// sur
module sur(
    input        CLK,
    input        rst,
    input        EN_sur,
    input        ECHO1,
    input        ECHO2,
    input        ECHO3,
    input        ECHO4,
    input        ECHO5,
    output       TRIG1,
    output       TRIG2,
    output       TRIG3,
    output       TRIG4,
    output       TRIG5,
    output       SG90,
    output [3:0] dig,
    output [6:0] seg,
    output [3:0] dis
);
wire [3:0] min;
wire [3:0] distance;
reg [24:0] count2;
reg        CLK2;
wire       CE20 = (count2 == 2000) && !CLK2;
always @(posedge CLK)
begin
    if (rst)
    begin
        count2 <= 0;
        CLK2   <= 0;
    end
    else if (count2 == 2000)
    begin
        count2 <= 0;
        CLK2   <= ~CLK2;
    end
    else
        count2 <= count2 + 1;
end
surrounding inst4(
    .CLK(CLK), .rst(rst), .EN(EN_sur),
    .TRIG1(TRIG1), .TRIG2(TRIG2), .TRIG3(TRIG3), .TRIG4(TRIG4), .TRIG5(TRIG5),
    .ECHO1(ECHO1), .ECHO2(ECHO2), .ECHO3(ECHO3), .ECHO4(ECHO4), .ECHO5(ECHO5),
    .min(min), .distance(distance)
);
surrounding_driver inst1(
    .CLK(CLK), .rst(rst), .CE20(CE20), .EN(EN_sur), .minsg(min), .SG90(SG90)
);
display_dis inst(
    .clk(CLK), .rst(rst), .distance(distance), .dig(dig), .seg(seg)
);
assign dis = distance;
endmodule
Settings: LEC_CHECK=0, CAP_MARGIN=15, CORE_ASPECT_RATIO=0.59, CORE_MARGIN=2, CORE_UTILIZATION=70, CTS_CLUSTER_DIAMETER=279, MAX_ROUTING_LAYER=met4, PLACE_DENSITY=0.6, SETUP_SLACK_MARGIN=1.93, SLEW_MARGIN=20, TNS_END_PERCENT=30; clock period 16.5 ns.
run.sh (not shown) runs the stock make flow with config.mk's settings and CLKGATE_MAP_FILE=.
The starting point reached the layout checks and failed them: setup timing.
Next try:
==> flow/config.mk (replaced) <==
export PLATFORM = sky130hd
export DESIGN_NAME = sur
export DESIGN_NICKNAME = sur
export VERILOG_FILES = /design/flow/design.v
export SDC_FILE = /design/flow/constraint.sdc
export NUM_CORES = 4
export LEC_CHECK = 0
export ABC_AREA = 1
export CAP_MARGIN = 20
export CORE_MARGIN = 2
export CORE_UTILIZATION = 70
export SETUP_SLACK_MARGIN = 1.4
export SLEW_MARGIN = 20
==> flow/constraint.sdc (replaced) <==
create_clock -name core_clock -period 17.0 [get_ports {CLK}]
set_input_delay 3.4000 -clock core_clock [delete_from_list [all_inputs] [get_ports {CLK}]]
set_output_delay 3.4000 -clock core_clock [all_outputs]
set_load 0.01 [all_outputs]
Result:
- With this change the flow ran to the end with no violations
- non-clock buffer count drops by 416
- hold slack gets worse by 44 ps
- die size drops by 4.8%
- design area drops by about 15%
- register-to-register slack gets better by 5300 ps
- cell count climbs by 4.7%
- synthesized area drops by 4.7%
- utilization drops by 9.9 points
Next try:
--- a/flow/config.mk
+++ b/flow/config.mk
@@ -7,7 +7,5 @@
 export LEC_CHECK = 0
-export ABC_AREA = 1
 export CAP_MARGIN = 20
 export CORE_MARGIN = 2
-export CORE_UTILIZATION = 70
-export SETUP_SLACK_MARGIN = 1.4
+export CORE_UTILIZATION = 40
 export SLEW_MARGIN = 20
==> flow/constraint.sdc (replaced) <==
create_clock -name core_clock -period 25.0 [get_ports {CLK}]
set_input_delay 5.0000 -clock core_clock [delete_from_list [all_inputs] [get_ports {CLK}]]
set_output_delay 5.0000 -clock core_clock [all_outputs]
set_load 0.01 [all_outputs]
Effect: Via count fell by 8.6%. Final area rose by 4.3%. Routed wire length fell by 3.0%. Die size rose by 82%. Worst hold slack gets better by 17 ps. Utilization fell by 33 points.
Next try:
--- a/flow/config.mk
+++ b/flow/config.mk
@@ -7,5 +7,7 @@
 export LEC_CHECK = 0
+export ABC_AREA = 1
 export CAP_MARGIN = 20
 export CORE_MARGIN = 2
-export CORE_UTILIZATION = 40
+export CORE_UTILIZATION = 72
+export SETUP_SLACK_MARGIN = -0.67
 export SLEW_MARGIN = 20
==> flow/constraint.sdc (replaced) <==
create_clock -name core_clock -period 12.8 [get_ports {CLK}]
set_input_delay 2.5600 -clock core_clock [delete_from_list [all_inputs] [get_ports {CLK}]]
set_output_delay 2.5600 -clock core_clock [all_outputs]
set_load 0.01 [all_outputs]
Outcome: The new run completed, yet does not pass: setup timing; final area grows slightly; non-clock buffer count went up by 102; synthesized cell count goes up by about a fifth; clock skew fell by 3.6 ps; first-iteration DRC count climbs by well over a third; utilization climbs by 40 points.

## run 1
Starting RTL as in the previous note.
Settings: LEC_CHECK=0, CAP_MARGIN=20, CORE_MARGIN=2, CORE_UTILIZATION=31, SLEW_MARGIN=20; clock period 22.1 ns.
Edits applied to the flow inputs when going from run 1 to run 2:
# run 1
export LEC_CHECK = 0
export CAP_MARGIN = 20
export CORE_MARGIN = 2
export CORE_UTILIZATION = 31
export SLEW_MARGIN = 20
create_clock -name core_clock -period 22.1 [get_ports {CLK}]
# run 2
export LEC_CHECK = 0
export CAP_MARGIN = 20
export CORE_MARGIN = 2
export CORE_UTILIZATION = 65
export SETUP_SLACK_MARGIN = 4.42
export SLEW_MARGIN = 20
create_clock -name core_clock -period 17.0 [get_ports {CLK}]
## What came out
- Re register cell area after layout: no difference whatsoever between run 2 and run 1.
- Run 2 vs run 1: final non-filler cell total down by a little under 10%
- Of run 1 and run 2, the lower floorplan core density belongs to run 1.
- Measured against run 1, the total number of nets in the final design of run 2 comes out at 1.07 times the reference value.
- In run 2 the sequential share of layout area turned out 1.6 points lower than in run 1.
For run 3, these inputs were changed with respect to run 2:
# run 2
export LEC_CHECK = 0
export CAP_MARGIN = 20
export CORE_MARGIN = 2
export CORE_UTILIZATION = 65
export SETUP_SLACK_MARGIN = 4.42
export SLEW_MARGIN = 20
create_clock -name core_clock -period 17.0 [get_ports {CLK}]
# run 3
export LEC_CHECK = 0
export CAP_MARGIN = 20
export CORE_MARGIN = 2
export CORE_UTILIZATION = 40
export SLEW_MARGIN = 20
create_clock -name core_clock -period 12.4 [get_ports {CLK}]
- Layout checks on run 3: not met. Flow itself completed; violations: setup timing.
- The headroom to the max-slew limit of run 3 and that of run 2 are within noise of each other.
- Run 3 vs run 2: layout overhead on the synthesized area up
- Run 3 contains more vias than run 2.
- Run 3 vs. run 2: global-route wire length before repair went up by 3.1%; clock-buffer cell count went up by 25%.
- The area of all sequential standard cells was comparable across run 2 and run 3.
- Run 3 against run 2: design area increased by 5200 um2 relative to the old numbers, count of fill cells added during filler insertion increased by 3327 relative to the old numbers, core utilization decreased by 23 points relative to the old numbers.
Here is what was changed in the inputs of run 4 compared with run 3.
# run 3
export LEC_CHECK = 0
export CAP_MARGIN = 20
export CORE_MARGIN = 2
export CORE_UTILIZATION = 40
export SLEW_MARGIN = 20
create_clock -name core_clock -period 12.4 [get_ports {CLK}]
# run 4
export LEC_CHECK = 0
export ABC_AREA = 1
export CAP_MARGIN = 20
export CORE_ASPECT_RATIO = 1.78
export CORE_MARGIN = 2
export CORE_UTILIZATION = 71
export PLACE_DENSITY = 0.36
export SETUP_SLACK_MARGIN = 1.52
export SLEW_MARGIN = 20
create_clock -name core_clock -period 12.7 [get_ports {CLK}]
==> results <==
Going from run 3 to run 4, portion of netlist area occupied by mux cells has decreased; number of buffers added for setup after CTS went up; post-synthesis cell count grew by 572; TritonCTS buffer count went down by 11. The log for run 4 ends in global routing (5_1_grt) with error GRT-0232, so the run never completed.

== job 469 ==
sur again, from the RTL that the note above started with.
Design sur, start of the top module:
module sur(
    input        CLK,
    input        rst,
    input        EN_sur,
    input        ECHO1,
    input        ECHO2,
    input        ECHO3,
    input        ECHO4,
    input        ECHO5,
    output       TRIG1,
    output       TRIG2,
    output       TRIG3,
    output       TRIG4,
    output       TRIG5,
    output       SG90,
    output [3:0] dig,
    output [6:0] seg,
    output [3:0] dis
);
make LEC_CHECK=0 ABC_AREA=1 CAP_MARGIN=20 CORE_MARGIN=2 CORE_UTILIZATION=64 PLACE_DENSITY=0.38 SLEW_MARGIN=20 finish   # period 12.9 ns
Job 469 ran in full, but the layout does not pass; the checks complain about negative setup slack.
Here is what was changed in the inputs of job 4453 compared with job 469.
diff --git a/flow/config.mk b/flow/config.mk
--- a/flow/config.mk
+++ b/flow/config.mk
@@ -6,8 +6,6 @@
 export NUM_CORES = 4
 export LEC_CHECK = 0
-export ABC_AREA = 1
 export CAP_MARGIN = 20
 export CORE_MARGIN = 2
-export CORE_UTILIZATION = 64
-export PLACE_DENSITY = 0.38
+export CORE_UTILIZATION = 59
 export SLEW_MARGIN = 20
==> flow/constraint.sdc <==
create_clock -name core_clock -period 17.0 [get_ports {CLK}]
set_input_delay 3.4000 -clock core_clock [delete_from_list [all_inputs] [get_ports {CLK}]]
set_output_delay 3.4000 -clock core_clock [all_outputs]
set_load 0.01 [all_outputs]
Findings:
- Job 4453 did not stop at any stage, and its layout met the timing, design-rule and antenna checks.
- Looking at count of buffers added by post-CTS timing repair for setup, job 4453 sits 1 lower than job 469 does.
- Share of final layout cell area taken by clock buffers and inverters: job 469 vs job 4453, no meaningful difference
- Synthesis-to-finish area growth on job 4453 is up relative to job 469.
- In the reports for job 469 and job 4453, the smaller total via count after detailed routing belongs to job 4453.
- Going from job 469 to job 4453, final critical-path share of the clock period has decreased, post-synthesis xor/xnor area fraction has increased.
Here is what was changed in the inputs of job 3704 compared with job 4453.
diff --git a/flow/config.mk b/flow/config.mk
--- a/flow/config.mk
+++ b/flow/config.mk
@@ -6,6 +6,8 @@
 export NUM_CORES = 4
 export LEC_CHECK = 0
+export ABC_AREA = 1
 export CAP_MARGIN = 20
 export CORE_MARGIN = 2
-export CORE_UTILIZATION = 59
+export CORE_UTILIZATION = 72
+export PLACE_DENSITY_LB_ADDON = 0.01
 export SLEW_MARGIN = 20
==> flow/constraint.sdc <==
create_clock -name core_clock -period 15.9 [get_ports {CLK}]
set_input_delay 3.1800 -clock core_clock [delete_from_list [all_inputs] [get_ports {CLK}]]
set_output_delay 3.1800 -clock core_clock [all_outputs]
set_load 0.01 [all_outputs]
### Flow results
Job 3704 reports its highest metal layer used by the detailed router as met5 while job 4453 reports met4. Job 3704 against job 4453: routed wire length up 470 um; clock latency reported for the late side of the worst-skew pair now sits lower. Changes observed in job 3704 relative to job 4453: wire length of the first global-routing pass now sits lower, chip area estimate from yosys synthesis now sits lower. Comparing the two runs side by side, job 3704 comes out ahead of job 4453 on setup slack. In the flow results for job 3704 and job 4453, the number of global-route vias before repair is larger on job 3704. Changes observed in job 3704 relative to job 4453: total routing usage reported by global routing picked up an extra 9.7 points; detailed-route vias per instance down 1.6%.

Starting RTL as in the previous note.
clock: 39.2 ns
lec_check: 0
cap_margin: 15
core_aspect_ratio: 0.59
core_margin: 2
core_utilization: 58
cts_cluster_diameter: 279
max_routing_layer: met4
place_density: 0.6
setup_slack_margin: 1.93
slew_margin: 20
tns_end_percent: 30
The starting point completed with no timing, DRC or antenna violations.
Next try:
Settings changed: ABC_AREA from default to 1, CORE_ASPECT_RATIO 0.59 to 0.92, CORE_UTILIZATION 58 to 72, PLACE_DENSITY 0.6 to default, PLACE_DENSITY_LB_ADDON from default to 0.01, SETUP_SLACK_MARGIN 1.93 to -0.39, TNS_END_PERCENT 30 to 80.
Clock period 39.2 ns to 12.3 ns, I/O delays scaled along.
After rerunning: With this change the flow stopped in global routing on ODB-0269; synthesized area shrinks by 4.7%; synthesized cell count came out higher by 17%; die size decreases by 23%.
Next try:
Settings changed: ABC_AREA 1 to default, CAP_MARGIN 15 to 20, CORE_ASPECT_RATIO 0.92 to default, CORE_UTILIZATION 72 to 40, CTS_CLUSTER_DIAMETER 279 to default, MAX_ROUTING_LAYER met4 to default, PLACE_DENSITY_LB_ADDON 0.01 to default, SETUP_SLACK_MARGIN -0.39 to default, TNS_END_PERCENT 80 to default.
Clock period 12.3 ns to 22.1 ns, I/O delays scaled along.
=> With this change the flow went through all stages and came out clean; synthesized cell count is lower by 14%; area after synthesis is higher by 5.0%; die size is higher by 87%.
Next try:
Settings changed: ABC_AREA from default to 1, CORE_UTILIZATION 40 to 72, CTS_CLUSTER_DIAMETER from default to 231, CTS_CLUSTER_SIZE from default to 15, PLACE_DENSITY_LB_ADDON from default to 0.19.
Clock period 22.1 ns to 14.8 ns, I/O delays scaled along.
=> Sequential share of layout area increases by 1.0 points. First-iteration DRC count goes up by 4.0%. Count of clock-buffer cells in the layout decreases by 21. Clock skew rose by 0.026 ns. Routed wire length fell by 2.7%.
Next try:
Settings changed: CTS_CLUSTER_DIAMETER 231 to default, CTS_CLUSTER_SIZE 15 to default, MAX_ROUTING_LAYER from default to met4, PLACE_DENSITY_LB_ADDON 0.19 to 0.01, SETUP_SLACK_MARGIN from default to 3.92.
Clock period 14.8 ns to 15.9 ns, I/O delays scaled along.
After rerunning: Now the flow never finished: it broke off in global routing, error GRT-0232; synthesized cell count stays the same; die area does not change; synthesized area stays the same.

## job 6332
sur again, from the RTL that the note above started with.
Settings: LEC_CHECK=0, ABC_AREA=1, CAP_MARGIN=15, CORE_ASPECT_RATIO=0.59, CORE_MARGIN=2, CORE_UTILIZATION=72, CTS_CLUSTER_DIAMETER=279, MAX_ROUTING_LAYER=met4, PLACE_DENSITY_LB_ADDON=0.01, SETUP_SLACK_MARGIN=1.93, SLEW_MARGIN=20, TNS_END_PERCENT=40; clock period 14.7 ns.
Changes in job 6907 relative to job 6332:
Settings: CTS_CLUSTER_DIAMETER no longer set, was 279; MAX_ROUTING_LAYER no longer set, was met4; CORE_ASPECT_RATIO no longer set, was 0.59; SETUP_SLACK_MARGIN now -0.67, was 1.93; CAP_MARGIN now 10, was 15; CTS_CLUSTER_SIZE now 76, previously not set; TNS_END_PERCENT no longer set, was 40; PLACE_DENSITY_LB_ADDON no longer set, was 0.01; the clock period (ns, I/O delays scaled along) now 12.8, was 14.7.
--- outcome ---
- Job 6907 vs. job 6332: global-route wire length before repair increased by about 3% relative to the old numbers, height of the die moved up, antenna diode count went down, fraction of standard cell area that is sequential comparable.
- In job 6907 the implementation completed, yet the final layout does not meet the checks, the culprit being setup timing.

Starting RTL as in the previous note.
export LEC_CHECK = 0
export ABC_AREA = 1
export CAP_MARGIN = 10
export CORE_MARGIN = 2
export CORE_UTILIZATION = 40
export CTS_CLUSTER_DIAMETER = 118
export CTS_CLUSTER_SIZE = 13
export GPL_TIMING_DRIVEN = 0
export MAX_ROUTING_LAYER = met4
export SLEW_MARGIN = 40
export TNS_END_PERCENT = 10
create_clock -name core_clock -period 21.0 [get_ports {CLK}]
The baseline went through all stages and came out clean.
==> next run, changes <==
- ABC_AREA: 1 -> not set
- CAP_MARGIN: 10 -> 20
- CORE_UTILIZATION: 40 -> 65
- CTS_CLUSTER_DIAMETER: 118 -> not set
- CTS_CLUSTER_SIZE: 13 -> not set
- GPL_TIMING_DRIVEN: 0 -> not set
- MAX_ROUTING_LAYER: met4 -> not set
- SETUP_SLACK_MARGIN: not set -> 4.46
- SLEW_MARGIN: 40 -> 20
- TNS_END_PERCENT: 10 -> not set
- clock period: 21.0 -> 17.0 ns (I/O delays scaled with it)
Result:
- global-route usage came out higher by 13 points
- wire length grows by 12%
- die area is lower by 35%
- worst hold slack gains 25 ps
==> next run, changes <==
- ABC_AREA: not set -> 1
- CORE_ASPECT_RATIO: not set -> 1.77
- CORE_UTILIZATION: 65 -> 71
- PLACE_DENSITY: not set -> 0.36
- SETUP_SLACK_MARGIN: 4.46 -> 1.49
- clock period: 17.0 -> 12.7 ns (I/O delays scaled with it)
Now the flow failed in global routing on GRT-0232.
Synthesized area drops by about 5%.
Synthesized cell count climbs by 17%.
Die size drops by 12%.
